== wip/pepper ==
==> flow/design.v (excerpt) <==
module breakout(
    input logic clk,
    input logic right,
    input logic left,
    input logic reset,
    output logic [2:0] red,
    output logic [2:0] green,
    output logic [2:0] blue,
    output logic hsync,
    output logic vsync
    );
logic [9:0] xpos;
logic [9:0] ypos;
vga signal_generator_inst(clk, reset, hsync, vsync, xpos, ypos);
game game_inst(clk, xpos, ypos, right, left, reset, red, green, blue);                                                                  
endmodule
make LEC_CHECK=0 ABC_AREA=1 CAP_MARGIN=20 CORE_MARGIN=2 CORE_UTILIZATION=71 CTS_CLUSTER_DIAMETER=344 GPL_ROUTABILITY_DRIVEN=0 MIN_ROUTING_LAYER=met1 PLACE_DENSITY_LB_ADDON=0.07 SLEW_MARGIN=20 TNS_END_PERCENT=90 finish   # period 3.63 ns
run.sh (not shown) runs the stock make flow with config.mk's settings and CLKGATE_MAP_FILE=.
| wip/pepper | all stages done | FAIL | setup timing |
The following lists how wip/quartz was set up differently from wip/pepper:
Settings: CTS_CLUSTER_DIAMETER: 344 -> unset; TNS_END_PERCENT: 90 -> unset; PLACE_DENSITY_LB_ADDON: 0.07 -> unset; MIN_ROUTING_LAYER: met1 -> unset; CORE_UTILIZATION: 71 -> 65; GPL_ROUTABILITY_DRIVEN: 0 -> unset; the clock period (ns, I/O delays scaled along): 3.63 -> 4.7.
--- outcome ---
wip/quartz completed every stage of the flow, and the final layout passed the timing, design-rule and antenna checks.
The layout from wip/pepper, despite a flow that completed every stage, fails the layout checks, with the failing checks listed as setup timing.
Looking at standard cell with the maximum stage delay on the critical path, the sky130_fd_sc_hd__dfxtp_2 result is from wip/quartz; the sky130_fd_sc_hd__fa_2 one comes from wip/pepper.
In the metrics for wip/quartz and wip/pepper, the one carrying the lower post-route cell area is wip/quartz.
When the final numbers for wip/quartz and wip/pepper were put side by side, the clock network fraction of design power turned out to be greater in wip/pepper.
Between wip/pepper and wip/quartz, the flow reports routed wire length decreasing by more than 10%.
For wip/lagoon, these inputs were changed with respect to wip/quartz:
Settings: changing CORE_UTILIZATION from 65 to 67; changing the clock period (ns, I/O delays scaled along) from 4.7 to 5.17.
[summary]
- Count of non-filler cells in the finished layout, wip/quartz and wip/lagoon: lower on wip/lagoon
- Length of routed met2 wiring went down by a few percent going from wip/quartz to wip/lagoon.
- wip/quartz has a lower number of clock buffers in the layout than wip/lagoon.
- The area used by multi-input combinational logic reported for wip/lagoon is smaller than that of wip/quartz by about 0.6%.
- The estimated power of wip/lagoon ends up lower than the estimate for wip/quartz.
- Lower part of the power in combinational logic goes to wip/lagoon over wip/quartz.
- On via count, wip/quartz tracks wip/lagoon almost exactly.
--- input diff wip/lagoon..wip/maple ---
Settings: CORE_UTILIZATION changed from 67 to 69; the clock period (ns, I/O delays scaled along) changed from 5.17 to 3.79.
==> results <==
Although wip/maple finished all stages, its layout failed final checks on setup timing.
Higher wire length of the first global-routing pass goes to wip/maple over wip/lagoon.
Going from wip/lagoon to wip/maple, core utilization saw an increase; switching share of total power saw an increase; routed wire length saw an increase; combinational power share saw an increase.
In wip/maple the critical path depth turned out 1 higher than in wip/lagoon.
Buffering stage count on the worst path with inverters included: wip/maple > wip/lagoon
Going from wip/lagoon to wip/maple, the worst path setup slack after routing was found to have gone down by 0.43 ns.
Changes in wip/delta relative to wip/maple:
Settings: setting SETUP_SLACK_MARGIN to 0.91 for the first time; setting CTS_CLUSTER_SIZE to 97 for the first time; changing CORE_UTILIZATION from 69 to 72.
--- outcome ---
- In wip/delta the implementation completed, yet the final layout does not meet the checks, the culprit being setup timing.
- From wip/maple to wip/delta the numbers moved as follows: violation count after the first detailed-route iteration rose by about 34%; number of post-CTS setup repair buffers rose by 2; worst slack after detailed placement rose by 0.21 ns; first-pass GRT wire length rose by 1.9%; area of the multi-input gates rose by about 2.2%.


breakout again, from the RTL that the note above started with.
Design breakout, start of the top module:
module breakout(
    input logic clk,
    input logic right,
    input logic left,
    input logic reset,
    output logic [2:0] red,
    output logic [2:0] green,
    output logic [2:0] blue,
    output logic hsync,
    output logic vsync
    );
Settings: LEC_CHECK=0, ABC_AREA=1, CAP_MARGIN=20, CORE_MARGIN=2, CORE_UTILIZATION=71, CTS_CLUSTER_DIAMETER=344, MIN_ROUTING_LAYER=met1, PLACE_DENSITY_LB_ADDON=0.07, SLEW_MARGIN=20, TNS_END_PERCENT=35; clock period 3.86 ns.
The starting point produced a layout that fails on negative setup slack.
==> next run, changes <==
--- a/flow/config.mk
+++ b/flow/config.mk
@@ -10,7 +10,8 @@
 export CORE_MARGIN = 2
-export CORE_UTILIZATION = 71
-export CTS_CLUSTER_DIAMETER = 344
+export CORE_UTILIZATION = 72
+export CTS_CLUSTER_DIAMETER = 350
+export GPL_ROUTABILITY_DRIVEN = 0
 export MIN_ROUTING_LAYER = met1
 export PLACE_DENSITY_LB_ADDON = 0.07
-export SLEW_MARGIN = 20
+export SLEW_MARGIN = 40
 export TNS_END_PERCENT = 35
==> flow/constraint.sdc (replaced) <==
create_clock -name core_clock -period 3.9 [get_ports {clk}]
set_input_delay 0.7800 -clock core_clock [delete_from_list [all_inputs] [get_ports {clk}]]
set_output_delay 0.7800 -clock core_clock [all_outputs]
set_load 0.01 [all_outputs]
Effect:
- The new run finished with negative setup slack left
- clock-buffer cell count stays the same
- design area went down by a few percent
- die size went down slightly
- core utilization is lower by 1.8 points
==> next run, changes <==
--- a/flow/config.mk
+++ b/flow/config.mk
@@ -11,7 +11,4 @@
 export CORE_UTILIZATION = 72
-export CTS_CLUSTER_DIAMETER = 350
 export GPL_ROUTABILITY_DRIVEN = 0
-export MIN_ROUTING_LAYER = met1
-export PLACE_DENSITY_LB_ADDON = 0.07
-export SLEW_MARGIN = 40
-export TNS_END_PERCENT = 35
+export PLACE_DENSITY_LB_ADDON = 0.02
+export SLEW_MARGIN = 25
==> flow/constraint.sdc (replaced) <==
create_clock -name core_clock -period 3.63 [get_ports {clk}]
set_input_delay 0.7260 -clock core_clock [delete_from_list [all_inputs] [get_ports {clk}]]
set_output_delay 0.7260 -clock core_clock [all_outputs]
set_load 0.01 [all_outputs]
After rerunning:
- The changed run produced a layout that fails on negative setup slack
- non-clock buffer count rose by 70
- sequential power is higher by about 7%
- hold slack is about the same
- global-route usage rose by 1.4 points
- via count rises by 6.8%
- setup slack degrades by 0.14 ns
- cell count went up by 3.6%
- critical path depth drops by 4
==> next run, changes <==
--- a/flow/config.mk
+++ b/flow/config.mk
@@ -8,7 +8,9 @@
 export ABC_AREA = 1
-export CAP_MARGIN = 20
+export CAP_MARGIN = 0
 export CORE_MARGIN = 2
 export CORE_UTILIZATION = 72
+export CTS_CLUSTER_DIAMETER = 349
 export GPL_ROUTABILITY_DRIVEN = 0
 export PLACE_DENSITY_LB_ADDON = 0.02
+export SETUP_SLACK_MARGIN = -0.23
 export SLEW_MARGIN = 25
Result: The changed run produced a layout that fails on negative setup slack. Routed wire length shrinks by 2.9%. Worst hold slack stays flat. Sequential power is about the same. Power shrinks by 1.5%. Setup slack degrades by 0.073 ns. Register-to-register slack degrades by 0.28 ns.
==> next run, changes <==
--- a/flow/config.mk
+++ b/flow/config.mk
@@ -11,6 +11,5 @@
 export CORE_UTILIZATION = 72
-export CTS_CLUSTER_DIAMETER = 349
-export GPL_ROUTABILITY_DRIVEN = 0
-export PLACE_DENSITY_LB_ADDON = 0.02
-export SETUP_SLACK_MARGIN = -0.23
-export SLEW_MARGIN = 25
+export CTS_CLUSTER_DIAMETER = 343
+export CTS_CLUSTER_SIZE = 15
+export PLACE_DENSITY_LB_ADDON = 0.07
+export SLEW_MARGIN = 30
==> flow/constraint.sdc (replaced) <==
create_clock -name core_clock -period 3.6 [get_ports {clk}]
set_input_delay 0.7200 -clock core_clock [delete_from_list [all_inputs] [get_ports {clk}]]
set_output_delay 0.7200 -clock core_clock [all_outputs]
set_load 0.01 [all_outputs]
The new run completed, yet does not pass: negative setup slack.
Clock skew rose by 0.0035 ns.
Power rose by a few percent.
Core utilization rose by 0.77 points.
Worst hold slack hardly moves.
Non-clock buffer count rose by 6.
Cell area rose slightly.
Setup slack is worse by 0.0058 ns.
Routed wire length rose by roughly a tenth.
Die size does not change.
Clock power rose by a few percent.
==> next run, changes <==
--- a/flow/config.mk
+++ b/flow/config.mk
@@ -8,8 +8,7 @@
 export ABC_AREA = 1
-export CAP_MARGIN = 0
+export CAP_MARGIN = 20
 export CORE_MARGIN = 2
 export CORE_UTILIZATION = 72
-export CTS_CLUSTER_DIAMETER = 343
-export CTS_CLUSTER_SIZE = 15
-export PLACE_DENSITY_LB_ADDON = 0.07
-export SLEW_MARGIN = 30
+export CTS_CLUSTER_SIZE = 10
+export HOLD_SLACK_MARGIN = 0.26
+export SLEW_MARGIN = 20
==> flow/constraint.sdc (replaced) <==
create_clock -name core_clock -period 3.79 [get_ports {clk}]
set_input_delay 0.7580 -clock core_clock [delete_from_list [all_inputs] [get_ports {clk}]]
set_output_delay 0.7580 -clock core_clock [all_outputs]
set_load 0.01 [all_outputs]
Outcome:
- The changed run finished with negative setup slack left
- sequential share of layout area goes up by 0.18 points
- area after synthesis does not change
- final area goes down by 0.61%
- via count goes up by 0.87%
Power figures rest on the tool's default switching activity, not on a simulated workload.
